== run 1 ==
// cordicMagPh
module cordicMagPh
   #(parameter integer N        = 13,  
     parameter integer XY_WIDTH = 18)  
    (input  wire                           clk,
     input  wire                           reset,    
     input  wire                           st,       
     input  wire signed [XY_WIDTH - 1 : 0] xin,      
     input  wire signed [XY_WIDTH - 1 : 0] yin,      
     output reg                            rdy,      
     output wire        [XY_WIDTH - 1 : 0] mag,      
     output wire signed [XY_WIDTH + 1 : 0] ph);
Size: roughly 2400 cells after synthesis, ~70 flip-flops, about 78 I/O pins, ~0.019 mm² of cells after synthesis.
Settings: LEC_CHECK=0, CAP_MARGIN=0, CORE_ASPECT_RATIO=0.83, CORE_MARGIN=2, CORE_UTILIZATION=72, CTS_CLUSTER_DIAMETER=374, CTS_CLUSTER_SIZE=83, GPL_TIMING_DRIVEN=1, PLACE_DENSITY_LB_ADDON=0.06, SETUP_SLACK_MARGIN=-0.57, SLEW_MARGIN=25, TNS_END_PERCENT=5; clock period 5.82 ns.
run.sh (not shown) runs the stock make flow with config.mk's settings and CLKGATE_MAP_FILE=.
Run 1 finished all stages; layout check result: FAIL, due to negative setup slack.
The following lists how run 2 was set up differently from run 1:
Settings: an added PLACE_DENSITY of 0.37; a change of SLEW_MARGIN from 25 to 20; a change of SETUP_SLACK_MARGIN from -0.57 to 1.69; a change of CTS_CLUSTER_DIAMETER from 374 to 26; a deleted PLACE_DENSITY_LB_ADDON that had been 0.06; a change of the clock period (ns, I/O delays scaled along) from 5.82 to 5.89.
Notes after the runs:
- The flow for run 2 finished, though final verification flagged negative setup slack.
- Run 1 has a lower cell count along the critical path than run 2.
- The global-route usage in run 2 sits 0.92 points above the value recorded for run 1.
- Count of nets after finishing essentially unchanged between run 2 and run 1.
- Wire length of the first global-routing pass in run 2 vs run 1: up 1.4%
- Looking at met3 wirelength from detailed routing across run 2 and run 1, the one that comes out lower is run 1.
- Compared with run 1, in run 2 wire length on met1 moved up; final worst setup slack lower; worst max-slew margin expressed relative to the limit lower.
Inputs modified between run 2 and run 3:
Settings: TNS_END_PERCENT no longer set, was 5; GPL_TIMING_DRIVEN no longer set, was 1; PLACE_DENSITY no longer set, was 0.37; CORE_ASPECT_RATIO no longer set, was 0.83; CTS_CLUSTER_SIZE no longer set, was 83; SETUP_SLACK_MARGIN no longer set, was 1.69; CTS_CLUSTER_DIAMETER no longer set, was 26; CORE_UTILIZATION now 40, was 72; CAP_MARGIN now 20, was 0; the clock period (ns, I/O delays scaled along) now 8.0, was 5.89.
--- outcome ---
Run 3: done, clean on timing, DRC and antenna
Going from run 2 to run 3, utilization now smaller; placed instance area now smaller; number of diodes now smaller; sequential share of layout area now larger.
Going from run 2 to run 3, longest individual stage delay on the worst path saw an increase, post-route clock period utilization lower, count of clock-net buffers in the final layout -1.
In the flow results for run 2 and run 3, the mean number of vias per cell is larger on run 2.
For run 4, these inputs were changed with respect to run 3:
Settings: swapping 40 for 28 in CORE_UTILIZATION; swapping 8.0 for 9.76 in the clock period (ns, I/O delays scaled along).
Notes after the runs:
Compare run 3 and run 4 | total routed wirelength higher: run 3. Run 4 against run 3; area of the core is up by more than a quarter. Via count of run 4 falls short of that of run 3 slightly. Compared with run 3, in run 4 path depth of the worst reg2reg path rose by 4.5%; overall track demand over capacity in global routing fell 8.8 points. Number of stages on the worst setup path, run 4 vs run 3: up by a few percent. Looking at number of antenna violations at the first check in global routing, run 4 sits 3 higher than run 3 does. Looking at design area across run 3 and run 4, the one that comes out higher is run 4.

* * *

Starting RTL as in the previous note.
clock: 11.4 ns
lec_check: 0
cap_margin: 0
core_aspect_ratio: 0.91
core_margin: 2
core_utilization: 72
cts_cluster_diameter: 364
cts_cluster_size: 83
gpl_timing_driven: 1
place_density: 0.77
setup_slack_margin: -1.1
slew_margin: 0
The starting point went through all stages and came out clean.
Change:
Settings changed: CORE_ASPECT_RATIO 0.91 to 0.83, CTS_CLUSTER_DIAMETER 364 to not set, PLACE_DENSITY 0.77 to not set, PLACE_DENSITY_LB_ADDON set to 0.06, SETUP_SLACK_MARGIN -1.1 to not set, TNS_END_PERCENT set to 5.
Clock period 11.4 ns to 5.82 ns, I/O delays scaled along.
The changed run reached the layout checks and failed them: negative setup slack.
Via count increases by 4.2%.
Synthesized area does not change.
Setup slack is worse by 3500 ps.
Clock skew is lower by 11 ps.
Count of clock-buffer cells in the layout came out lower by 1.
Routed wire length rose by about 4%.
Design area grows by about 7%.
First-iteration DRC count came out higher by 2.3%.

* * *

Setup of exp/pepper:
cordicMagPh again, from the RTL that the note above started with.
## cordicMagPh
module cordicMagPh
   #(parameter integer N        = 13,  
     parameter integer XY_WIDTH = 18)  
    (input  wire                           clk,
     input  wire                           reset,    
     input  wire                           st,       
     input  wire signed [XY_WIDTH - 1 : 0] xin,      
     input  wire signed [XY_WIDTH - 1 : 0] yin,      
     output reg                            rdy,      
     output wire        [XY_WIDTH - 1 : 0] mag,      
     output wire signed [XY_WIDTH + 1 : 0] ph);
make LEC_CHECK=0 CAP_MARGIN=20 CELL_PAD_IN_SITES_DETAIL_PLACEMENT=1 CORE_MARGIN=2 CORE_UTILIZATION=34 CTS_CLUSTER_DIAMETER=256 CTS_CLUSTER_SIZE=27 HOLD_SLACK_MARGIN=-0.06 MAX_ROUTING_LAYER=met5 PLACE_DENSITY_LB_ADDON=0.22 SLEW_MARGIN=20 TNS_END_PERCENT=40 finish   # period 7.5 ns
The inputs of exp/nickel differ from those of exp/pepper as listed below.
- CELL_PAD_IN_SITES_DETAIL_PLACEMENT: 1 -> unset
- MAX_ROUTING_LAYER: met5 -> unset
- TNS_END_PERCENT: 40 -> unset
- CTS_CLUSTER_DIAMETER: 256 -> unset
- PLACE_DENSITY_LB_ADDON: 0.22 -> unset
- CORE_UTILIZATION: 34 -> 40
- CTS_CLUSTER_SIZE: 27 -> unset
- HOLD_SLACK_MARGIN: -0.06 -> unset
- the clock period (ns, I/O delays scaled along): 7.5 -> 6.03
Findings:
Every run in exp/nickel and exp/pepper closed cleanly, with the single exception of exp/nickel. exp/nickel finished all stages; however, its layout fails the closing checks, the failures being negative setup slack. Going from exp/pepper to exp/nickel, worst setup slack for register-to-register paths lower, number of clock buffers in the layout higher, combinational share of cell area lower, maximum clock frequency higher. Higher first-pass GRT wire length goes to exp/pepper over exp/nickel.
Setup changes, exp/nickel to exp/delta
- putting CTS_CLUSTER_SIZE at 79 where nothing was set
- swapping 20 for 5 in SLEW_MARGIN
- swapping 6.03 for 8.0 in the clock period (ns, I/O delays scaled along)
### Flow results
Of exp/nickel and exp/delta, just one finished clean: exp/delta.
Looking at endpoint of the most critical setup path, the x[16]$_DFFE_PP0P_ result is from exp/nickel; the x[12]$_DFFE_PP0P_ one comes from exp/delta.
Fmax: exp/delta vs exp/nickel down about 15%
From exp/nickel to exp/delta the numbers moved as follows: first-pass GRT wire length went up by about 2.4%; placement-stage cell area fell by 4.4%.
Input changes introduced in exp/umber (baseline for comparison: exp/delta):
- an added CTS_CLUSTER_DIAMETER of 103
- a change of CTS_CLUSTER_SIZE from 79 to 99
- an added ABC_AREA of 1
- an added TNS_END_PERCENT of 35
- an added PLACE_DENSITY of 0.9
- an added CORE_ASPECT_RATIO of 1.72
- a change of SLEW_MARGIN from 5 to 20
Findings:
Number of max-slew violations in the final report came out exactly the same in exp/umber and exp/delta. exp/umber ended with less fraction of area in clock buffers and inverters than exp/delta. When the final numbers for exp/umber and exp/delta were put side by side, the met1 global-route usage turned out to be greater in exp/delta. Per the comparison of exp/umber with exp/delta, initial antenna violation count has increased, number of ordinary and repair buffers in the finished layout has increased. exp/umber reports its highest signal layer in the routed design as met5 while exp/delta reports met4.

* * *

Setup of job 9756:
Starting RTL as in the previous note.
## cordicMagPh
module cordicMagPh
   #(parameter integer N        = 13,  
     parameter integer XY_WIDTH = 18)  
    (input  wire                           clk,
     input  wire                           reset,    
     input  wire                           st,       
     input  wire signed [XY_WIDTH - 1 : 0] xin,      
     input  wire signed [XY_WIDTH - 1 : 0] yin,      
     output reg                            rdy,      
     output wire        [XY_WIDTH - 1 : 0] mag,      
     output wire signed [XY_WIDTH + 1 : 0] ph);
Settings: LEC_CHECK=0, CAP_MARGIN=20, CORE_MARGIN=2, CORE_UTILIZATION=72, CTS_CLUSTER_DIAMETER=318, CTS_CLUSTER_SIZE=37, SETUP_SLACK_MARGIN=-0.5, SLEW_MARGIN=20; clock period 5.83 ns.
The flow for job 9756 finished, though final verification flagged setup timing.
Modified inputs, job 6603 compared to job 9756
- CTS_CLUSTER_DIAMETER: 318 -> 304
- SETUP_SLACK_MARGIN: -0.5 -> unset
- CORE_UTILIZATION: 72 -> 69
- CTS_CLUSTER_SIZE: 37 -> 100
- the clock period (ns, I/O delays scaled along): 5.83 -> 5.71
- Of job 6603 and job 9756, not a single run came through the flow clean.
- Complete run, failing final checks: job 6603, reason setup timing.
- In job 9756 the implementation completed, yet the final layout does not meet the checks, the culprit being setup timing.
- Delta (job 6603 minus job 9756): detailed-routed wire length on met3 fell about 20%; met1 usage in global routing fell 2.6 points.
- Delta (job 6603 minus job 9756): cell count saw an increase, die width saw an increase, count of inverters not on the clock network in the layout saw a decrease.
What job 7224 does differently from job 6603 at the input level:
- CTS_CLUSTER_DIAMETER: 304 -> unset
- SETUP_SLACK_MARGIN: unset -> 1.7
- CTS_CLUSTER_SIZE: 100 -> 37
- CORE_UTILIZATION: 69 -> 67
- the clock period (ns, I/O delays scaled along): 5.71 -> 5.83
## What came out
As for a clean layout from job 6603 and job 7224, there is none. Job 7224: it failed during 5_1_grt, and the tool reported GRT-0232. Every stage of job 6603 finished as expected; the final checks, on the other hand, flagged setup timing, which means the layout fails. Between job 7224 and job 6603, the post-synthesis share of cell area spent on and, or, nand and nor gates figures differ only marginally. Number of buffers added for setup after CTS: job 7224 higher than job 6603. Reported for job 6603 and job 7224, area of the mapped netlist turned out identical to the last digit. Cmp job 6603 and job 7224 / placer's final routability congestion estimate / higher: job 6603. Diff job 6603 -> job 7224: number of ports placed on the die boundary flat, fraction of the core area occupied by cells at floorplan down 2.1 points, total die size up 2.9%.
Changes in job 7747 relative to job 7224:
- a change of CORE_UTILIZATION from 67 to 72
- an added TNS_END_PERCENT of 35
- a change of CTS_CLUSTER_SIZE from 37 to 52
- an added PLACE_DENSITY_LB_ADDON of 0.01
- a deleted SETUP_SLACK_MARGIN that had been 1.7
- a change of the clock period (ns, I/O delays scaled along) from 5.83 to 5.93
==> results <==
- | job 7747 | all stages done | FAIL | setup timing |
- Comparing job 7747 and job 7224, the lower standard-cell row count is on job 7747.
- Job 7747 against job 7224; last weighted congestion value of the routability-driven placer is up by a few percent.
- The higher x dimension of the die came out of job 7224.
- Job 7747 vs job 7224: HPWL after detailed placement up
- For the worst slack at placement, job 7747 came in 0.017 ns higher than job 7224 did.
- Higher core utilization before placement was reported by job 7747, not job 7224.
